==> v37: inputs <==
## alu_top
module alu_top (
    input             clk,
    input      [7:0]  a_in,
    input      [7:0]  b_in,
    input      [3:0]  command_in,
    input             oe,
    output reg [15:0] d_out
);
make LEC_CHECK=0 ABC_AREA=1 CAP_MARGIN=15 CORE_ASPECT_RATIO=0.87 CORE_MARGIN=2 CORE_UTILIZATION=68 CTS_CLUSTER_DIAMETER=354 HOLD_SLACK_MARGIN=0.29 SETUP_SLACK_MARGIN=2.69 SLEW_MARGIN=40 TNS_END_PERCENT=5 finish   # period 24.6 ns
run.sh (not shown) runs the stock make flow with config.mk's settings and CLKGATE_MAP_FILE=.
==> v32: changes against v37 <==
Settings changed: ABC_AREA 1 to not set, CAP_MARGIN 15 to 20, CORE_ASPECT_RATIO 0.87 to not set, CORE_UTILIZATION 68 to 25, CTS_CLUSTER_DIAMETER 354 to not set, HOLD_SLACK_MARGIN 0.29 to not set, SETUP_SLACK_MARGIN 2.69 to not set, SLEW_MARGIN 40 to 20, TNS_END_PERCENT 5 to not set.
==> flow/constraint.sdc (replaced) <==
create_clock -name core_clock -period 23.5 [get_ports {clk}]
set_input_delay 4.7000 -clock core_clock [delete_from_list [all_inputs] [get_ports {clk}]]
set_output_delay 4.7000 -clock core_clock [all_outputs]
set_load 0.01 [all_outputs]
==> v22: changes against v37 <==
Settings changed: ABC_AREA 1 to 0, CORE_UTILIZATION 68 to 45, CTS_CLUSTER_DIAMETER 354 to 393, GPL_TIMING_DRIVEN set to 0, HOLD_SLACK_MARGIN 0.29 to not set, TNS_END_PERCENT 5 to not set.
==> flow/constraint.sdc (replaced) <==
create_clock -name core_clock -period 16.9 [get_ports {clk}]
set_input_delay 3.3800 -clock core_clock [delete_from_list [all_inputs] [get_ports {clk}]]
set_output_delay 3.3800 -clock core_clock [all_outputs]
set_load 0.01 [all_outputs]
==> notes <==
v22 finished with setup timing left. v32 finished with timing, DRC and antenna clean. v37 never finished: it broke off in 5_1_grt with GRT-0232. In v32 the setup slack is better than in v22, by 7100 ps. Clock-buffer cell count is the same in v22 and v32. Area after synthesis: v37 is higher than v32 (2.5%). Synthesized cell count: v32 is smaller than v37 (18%). Routed wire length: v32 is smaller than v22 (9.8%). Cell count: v22 is smaller than v32 (about 5%).
==> figures <==
metric	v37	v32	v22
Outcome	stopped before the end	no timing/DRC/antenna violations	failed layout checks
Failing step	5_1_grt	-	-
Layout check failures	-	-	setup timing
Multiplexer share of the synthesized area	0%	5.12%	5.12%
Post-route setup slack	-	616 ps	-6500 ps
Instance area after placement	11200 um2	11500 um2	11300 um2
Max layer used	-	met4	met4
Post-Route Skew	-	14.3 ps	13.6 ps
Max-area cell class	-	multi-input combinational cells	multi-input combinational cells
Worst-path cell with the longest stage delay	-	sky130_fd_sc_hd__a311o_1	sky130_fd_sc_hd__o32a_1
Endpoint class of the critical path	-	register	register
Reg2Reg Capture Point	-	d_out[0]	d_out[1]
FF-to-FF Start	-	b_q[0]	b_q[0]
Worst Path Buf+Inv	-	4	28
Relative area change from synthesis to final layout	-	27.8%	39.5%

---

==> trial 45 <==
alu_top again, from the RTL that the note above started with.
clock: 22.4 ns
lec_check: 0
abc_area: 0
cap_margin: 0
cell_pad_in_sites_detail_placement: 2
cell_pad_in_sites_global_placement: 1
core_aspect_ratio: 1.13
core_margin: 10
core_utilization: 55
cts_cluster_diameter: 137
cts_cluster_size: 82
gpl_routability_driven: 1
gpl_timing_driven: 0
hold_slack_margin: 0.07
max_routing_layer: met4
setup_slack_margin: 2.69
slew_margin: 40
tns_end_percent: 90
==> inputs of build 48, as changes to trial 45 <==
ABC_AREA = 1   (was 0)
CAP_MARGIN = 15   (was 0)
CELL_PAD_IN_SITES_DETAIL_PLACEMENT = unset   (was 2)
CELL_PAD_IN_SITES_GLOBAL_PLACEMENT = unset   (was 1)
CORE_ASPECT_RATIO = 0.87   (was 1.13)
CORE_MARGIN = 2   (was 10)
CORE_UTILIZATION = 65   (was 55)
CTS_CLUSTER_DIAMETER = 354   (was 137)
CTS_CLUSTER_SIZE = unset   (was 82)
GPL_ROUTABILITY_DRIVEN = unset   (was 1)
GPL_TIMING_DRIVEN = unset   (was 0)
HOLD_SLACK_MARGIN = unset   (was 0.07)
MAX_ROUTING_LAYER = unset   (was met4)
TNS_END_PERCENT = unset   (was 90)
==> flow/constraint.sdc (replaced) <==
create_clock -name core_clock -period 24.6 [get_ports {clk}]
set_input_delay 4.9200 -clock core_clock [delete_from_list [all_inputs] [get_ports {clk}]]
set_output_delay 4.9200 -clock core_clock [all_outputs]
set_load 0.01 [all_outputs]
==> inputs of trial 77, as changes to trial 45 <==
ABC_AREA = unset   (was 0)
CAP_MARGIN = 20   (was 0)
CELL_PAD_IN_SITES_DETAIL_PLACEMENT = unset   (was 2)
CELL_PAD_IN_SITES_GLOBAL_PLACEMENT = unset   (was 1)
CORE_ASPECT_RATIO = unset   (was 1.13)
CORE_MARGIN = 2   (was 10)
CORE_UTILIZATION = 61   (was 55)
CTS_CLUSTER_DIAMETER = unset   (was 137)
CTS_CLUSTER_SIZE = unset   (was 82)
GPL_ROUTABILITY_DRIVEN = unset   (was 1)
GPL_TIMING_DRIVEN = unset   (was 0)
HOLD_SLACK_MARGIN = unset   (was 0.07)
MAX_ROUTING_LAYER = unset   (was met4)
SETUP_SLACK_MARGIN = 4.07   (was 2.69)
SLEW_MARGIN = 20   (was 40)
TNS_END_PERCENT = unset   (was 90)
==> flow/constraint.sdc (replaced) <==
create_clock -name core_clock -period 16.0 [get_ports {clk}]
set_input_delay 3.2000 -clock core_clock [delete_from_list [all_inputs] [get_ports {clk}]]
set_output_delay 3.2000 -clock core_clock [all_outputs]
set_load 0.01 [all_outputs]
==> inputs of build 7, as changes to trial 45 <==
ABC_AREA = unset   (was 0)
CAP_MARGIN = 40   (was 0)
CELL_PAD_IN_SITES_DETAIL_PLACEMENT = unset   (was 2)
CELL_PAD_IN_SITES_GLOBAL_PLACEMENT = unset   (was 1)
CORE_ASPECT_RATIO = unset   (was 1.13)
CORE_MARGIN = 2   (was 10)
CORE_UTILIZATION = 68   (was 55)
CTS_CLUSTER_DIAMETER = unset   (was 137)
CTS_CLUSTER_SIZE = unset   (was 82)
GPL_ROUTABILITY_DRIVEN = unset   (was 1)
GPL_TIMING_DRIVEN = unset   (was 0)
HOLD_SLACK_MARGIN = unset   (was 0.07)
MAX_ROUTING_LAYER = unset   (was met4)
SETUP_SLACK_MARGIN = -0.7   (was 2.69)
SLEW_MARGIN = 20   (was 40)
TNS_END_PERCENT = unset   (was 90)
==> comparison <==
Build 48 completed, yet does not pass: setup timing. Trial 77 failed in global routing (5_1_grt). Trial 45 never finished: it broke off in detailed placement (3_5_place_dp) with DPL-0033. Build 7 reached the layout checks and failed them: setup timing. The lowest die size belongs to build 7, the highest to trial 45. In build 7 the non-clock buffer count is lower than in build 48, by 57. Sequential share of layout area: build 48 is lower than build 7 (0.67 points). Of build 48 and build 7, build 48 has the higher worst setup slack (gap 0.20 ns). Of build 48 and build 7, build 7 has the higher hold slack (gap 0.0070 ns). Against build 48, the first-iteration DRC count of build 7 is smaller by 55%. Between build 48 and build 7, the lower clock-buffer cell count is in build 7 (gap 2).

---

==> run a: inputs <==
alu_top again, from the RTL that the note above started with.
## alu_top
module alu_top (
    input             clk,
    input      [7:0]  a_in,
    input      [7:0]  b_in,
    input      [3:0]  command_in,
    input             oe,
    output reg [15:0] d_out
);
==> flow/config.mk <==
export PLATFORM = sky130hd
export DESIGN_NAME = alu_top
export DESIGN_NICKNAME = alu_top
export VERILOG_FILES = /design/flow/design.v
export SDC_FILE = /design/flow/constraint.sdc
export NUM_CORES = 4
export LEC_CHECK = 0
export ABC_AREA = 1
export CAP_MARGIN = 15
export CORE_ASPECT_RATIO = 0.87
export CORE_MARGIN = 3
export CORE_UTILIZATION = 72
export CTS_CLUSTER_DIAMETER = 137
export MAX_ROUTING_LAYER = met4
export PLACE_DENSITY_LB_ADDON = 0.01
export SETUP_SLACK_MARGIN = 1.38
export SLEW_MARGIN = 40
==> flow/constraint.sdc <==
create_clock -name core_clock -period 10.4 [get_ports {clk}]
set_input_delay 2.0800 -clock core_clock [delete_from_list [all_inputs] [get_ports {clk}]]
set_output_delay 2.0800 -clock core_clock [all_outputs]
set_load 0.01 [all_outputs]
==> run b: changes against run a <==
Settings changed: CAP_MARGIN 15 to 20, CORE_ASPECT_RATIO 0.87 to unset, CORE_MARGIN 3 to 2, CTS_CLUSTER_DIAMETER 137 to 396, MAX_ROUTING_LAYER met4 to unset, PLACE_DENSITY_LB_ADDON 0.01 to unset, SETUP_SLACK_MARGIN 1.38 to 1.13, SLEW_MARGIN 40 to 20.
==> flow/constraint.sdc (replaced) <==
create_clock -name core_clock -period 10.2 [get_ports {clk}]
set_input_delay 2.0400 -clock core_clock [delete_from_list [all_inputs] [get_ports {clk}]]
set_output_delay 2.0400 -clock core_clock [all_outputs]
set_load 0.01 [all_outputs]
==> summary of the runs <==
- Run a died in detailed placement (3_5_place_dp). Run b stopped in clock tree synthesis (4_1_cts) with DPL-0038.
- Of run a and run b, run a has the higher die area (gap 3.3%, measured against run b).
- Area after synthesis is the same in run a and run b.
- Synthesized cell count is the same in run b and run a.

---

==> job 2742 <==
==> flow/design.v <==
module alu_top (
    input             clk,
    input      [7:0]  a_in,
    input      [7:0]  b_in,
    input      [3:0]  command_in,
    input             oe,
    output reg [15:0] d_out
);
    reg [7:0] a_q, b_q;
    reg [3:0] cmd_q;
    reg       oe_q;
    wire [15:0] alu_out;
    always @(posedge clk) begin
        a_q   <= a_in;
        b_q   <= b_in;
        cmd_q <= command_in;
        oe_q  <= oe;
        d_out <= alu_out;
    end
    alu u_alu (.a_in(a_q), .b_in(b_q), .command_in(cmd_q), .oe(oe_q), .d_out(alu_out));
endmodule

module alu ( input [7:0]a_in,b_in,input [3:0]command_in,input oe,output [15:0]d_out);
	parameter 	ADD = 4'b0000,
				INC = 4'b0001,
				SUB =  4'b0010,
				DEC = 4'b0011,
				MUL = 4'b0100,
				DIV = 4'b0101,
				SHL = 4'b0110,
				SHR = 4'b0111,
				AND = 4'b1000,
				OR = 4'b1001,
				INV = 4'b1010,
				NAND = 4'b1011,
				NOR = 4'b1100,
				XOR = 4'b1101,
				XNOR = 4'b1110,
				BUF = 4'b1111;
	reg [15:0] out;
	always@(command_in,a_in,b_in)
		begin
			case(command_in)
				ADD : out = a_in+b_in;
				INC : out = a_in+1'b1;
				SUB : out = a_in-b_in;
				DEC : out = a_in-1'b1;
				MUL : out = a_in*b_in;
				DIV : out = (b_in == 8'd0) ? 16'hFFFF : a_in/b_in;
				SHL : out = a_in<<1;
				SHR : out = a_in>>1;
				AND : out = a_in&&b_in;
				OR : out = a_in||b_in;
				INV : out = !(a_in);
				NAND : out = ~(a_in&b_in);
				NOR : out = ~(a_in|b_in);
				XOR : out = a_in^b_in;
				XNOR : out = a_in~^b_in;
				BUF : out = a_in;
			endcase
		end
	assign d_out = (oe) ? out : 16'h0000;
endmodule  
==> flow/run.sh <==
#!/bin/bash
# the make line also repeats each setting of config.mk as NAME=value (left out here)
make -C /OpenROAD-flow-scripts/flow DESIGN_CONFIG=/design/flow/config.mk WORK_HOME=/design/flow/orfs CLKGATE_MAP_FILE= finish
==> flow/config.mk <==
export PLATFORM = sky130hd
export DESIGN_NAME = alu_top
export DESIGN_NICKNAME = alu_top
export VERILOG_FILES = /design/flow/design.v
export SDC_FILE = /design/flow/constraint.sdc
export NUM_CORES = 4
export LEC_CHECK = 0
export ABC_AREA = 0
export CAP_MARGIN = 15
export CORE_ASPECT_RATIO = 0.87
export CORE_MARGIN = 2
export CORE_UTILIZATION = 46
export CTS_CLUSTER_DIAMETER = 391
export GPL_TIMING_DRIVEN = 0
export SETUP_SLACK_MARGIN = 2.69
export SLEW_MARGIN = 40
==> flow/constraint.sdc <==
create_clock -name core_clock -period 16.9 [get_ports {clk}]
set_input_delay 3.3800 -clock core_clock [delete_from_list [all_inputs] [get_ports {clk}]]
set_output_delay 3.3800 -clock core_clock [all_outputs]
set_load 0.01 [all_outputs]
==> job 9036 (differences from job 2742) <==
==> flow/config.mk (replaced) <==
export PLATFORM = sky130hd
export DESIGN_NAME = alu_top
export DESIGN_NICKNAME = alu_top
export VERILOG_FILES = /design/flow/design.v
export SDC_FILE = /design/flow/constraint.sdc
export NUM_CORES = 4
export LEC_CHECK = 0
export CAP_MARGIN = 40
export CORE_MARGIN = 2
export CORE_UTILIZATION = 68
export CTS_CLUSTER_DIAMETER = 369
export SLEW_MARGIN = 20
export TNS_END_PERCENT = 5
==> flow/constraint.sdc (replaced) <==
create_clock -name core_clock -period 22.2 [get_ports {clk}]
set_input_delay 4.4400 -clock core_clock [delete_from_list [all_inputs] [get_ports {clk}]]
set_output_delay 4.4400 -clock core_clock [all_outputs]
set_load 0.01 [all_outputs]
==> comparison table <==
Placed cell count: job 9036 1596; job 2742 1643
Number of cell rows: job 9036 44; job 2742 50
Outcome: job 9036 failed layout checks; job 2742 failed layout checks
Layout check failures: job 9036 setup timing; job 2742 setup timing
Initial core utilization: job 9036 69.1%; job 2742 46.6%
WL met2: job 9036 18000 um; job 2742 16400 um
Reg-to-Reg Start: job 9036 b_q[0]$_DFF_P_; job 2742 b_q[1]$_DFF_P_
Setup TNS: job 9036 -3.44 ns; job 2742 -16.68 ns
Maximum clock frequency: job 9036 40.5 MHz; job 2742 42.6 MHz
Clock latency of the later-clocked register in the worst-skew pair: job 9036 0.29 ns; job 2742 0.30 ns
Maximum number of pins on one net before global-route repair: job 9036 37; job 2742 21
Sum of net half-perimeters after detailed placement: job 9036 23300 um; job 2742 23500 um
Routed length on met1: job 9036 13600 um; job 2742 16400 um
M2 GR Usage: job 9036 69.4%; job 2742 50.3%
Minimum period implied by the final worst setup slack: job 9036 24.69 ns; job 2742 23.47 ns
Routed length per placed instance: job 9036 24.0 um; job 2742 19.2 um
Post-detailed-route via-to-cell ratio: job 9036 7.25; job 2742 5.90
Total length of routed wires: job 9036 40900 um; job 2742 35600 um
Worst reg2reg setup slack: job 9036 -2.49 ns; job 2742 -6.57 ns

---

==> job 1369: inputs <==
Starts from the design.v that is shown in full above.
==> flow/config.mk <==
export PLATFORM = sky130hd
export DESIGN_NAME = alu_top
export DESIGN_NICKNAME = alu_top
export VERILOG_FILES = /design/flow/design.v
export SDC_FILE = /design/flow/constraint.sdc
export NUM_CORES = 4
export LEC_CHECK = 0
export ABC_AREA = 1
export CAP_MARGIN = 20
export CORE_MARGIN = 2
export CORE_UTILIZATION = 68
export SLEW_MARGIN = 20
==> flow/constraint.sdc <==
create_clock -name core_clock -period 32.0 [get_ports {clk}]
set_input_delay 6.4000 -clock core_clock [delete_from_list [all_inputs] [get_ports {clk}]]
set_output_delay 6.4000 -clock core_clock [all_outputs]
set_load 0.01 [all_outputs]
==> job 5838: changes against job 1369 <==
Settings changed: ABC_AREA 1 to unset, CORE_UTILIZATION 68 to 61.
==> flow/constraint.sdc (replaced) <==
create_clock -name core_clock -period 16.0 [get_ports {clk}]
set_input_delay 3.2000 -clock core_clock [delete_from_list [all_inputs] [get_ports {clk}]]
set_output_delay 3.2000 -clock core_clock [all_outputs]
set_load 0.01 [all_outputs]
==> run summary <==
Summary of implementation figures.

Outcome
The flow ran to the end, but the layout failed its checks. The violated checks flagged are max-capacitance violations, max-slew violations, negative setup slack.

Detailed routing
The routed length on met1 is ~17000 um. The repair_antennas step left the layout with diodes totalling 10. The highest metal layer used by the detailed router is met5.

STA
The number of pins with negative max-slew slack in the final report is 2. Setup repair after global routing could not meet its margin everywhere. The final-layout setup total negative slack is -36.00 ns.

In the post-route analysis, the smallest setup slack over all paths is -11.06 ns. The total setup violations reported at the end of the flow is 5.

Global route
The via count of the first global-routing pass was between 10000 and 15000.

Layout
The multi-input combinational cells in the finished layout cover a total of just under 10000 um^2. The area fraction of clock buffers and clock inverters is 0.0104.

Clock network
In this run, post-CTS repair resized a total of around 50 instances.

Synthesis
Of the total synthesized cell area, the portion taken by XOR and XNOR cells is 0.0615.

Die
The initial utilization of the core area, before any placement, comes to 0.625.

Setup path
All stages included, the depth of the critical timing path comes to roughly 120.

Job
Max-cap violations in this run came to 1.
Source of the figures above: job 5838

==> run summary <==
Summary of implementation figures.

Outcome
The run finished with no timing, DRC or antenna violations.

Layout
The logic area is approximately 8200 um^2. For this run, the share of the core covered by cells in the final layout is 0.750. The fraction of final cell area spent on clock buffers and inverters in this run is 0.0174.

STA
Setup repair after global routing left no endpoint under its margin. Once routing completed, OpenROAD measured the worst setup slack at about 4.2 ns. Summed over all failing endpoints, the final setup total negative slack is 0 ns. Across all hold checks on the routed design, the worst slack comes to between 0.5 and 0.6 ns. The final report lists the setup-violating endpoint count as 0.

Global route
Global routing put the most usage on met2.

Die
The effective utilization at floorplan is 0.700.

Clock network
Post-CTS repair ended up resizing 0 cells. The clock edge transition at the registers on the reported setup and hold paths is roughly 0.060 ns.

Synthesis
Of the total synthesized cell area, the portion taken by XOR and XNOR cells is 0.0557.

Job
The max capacitance violation total is 0.

Setup path
Walking the critical path from launch to capture passes ~180 cell instances.

Detailed routing
The number of inserted diodes is 0. The highest metal layer used by the detailed router is met4.
Source of the figures above: job 1369

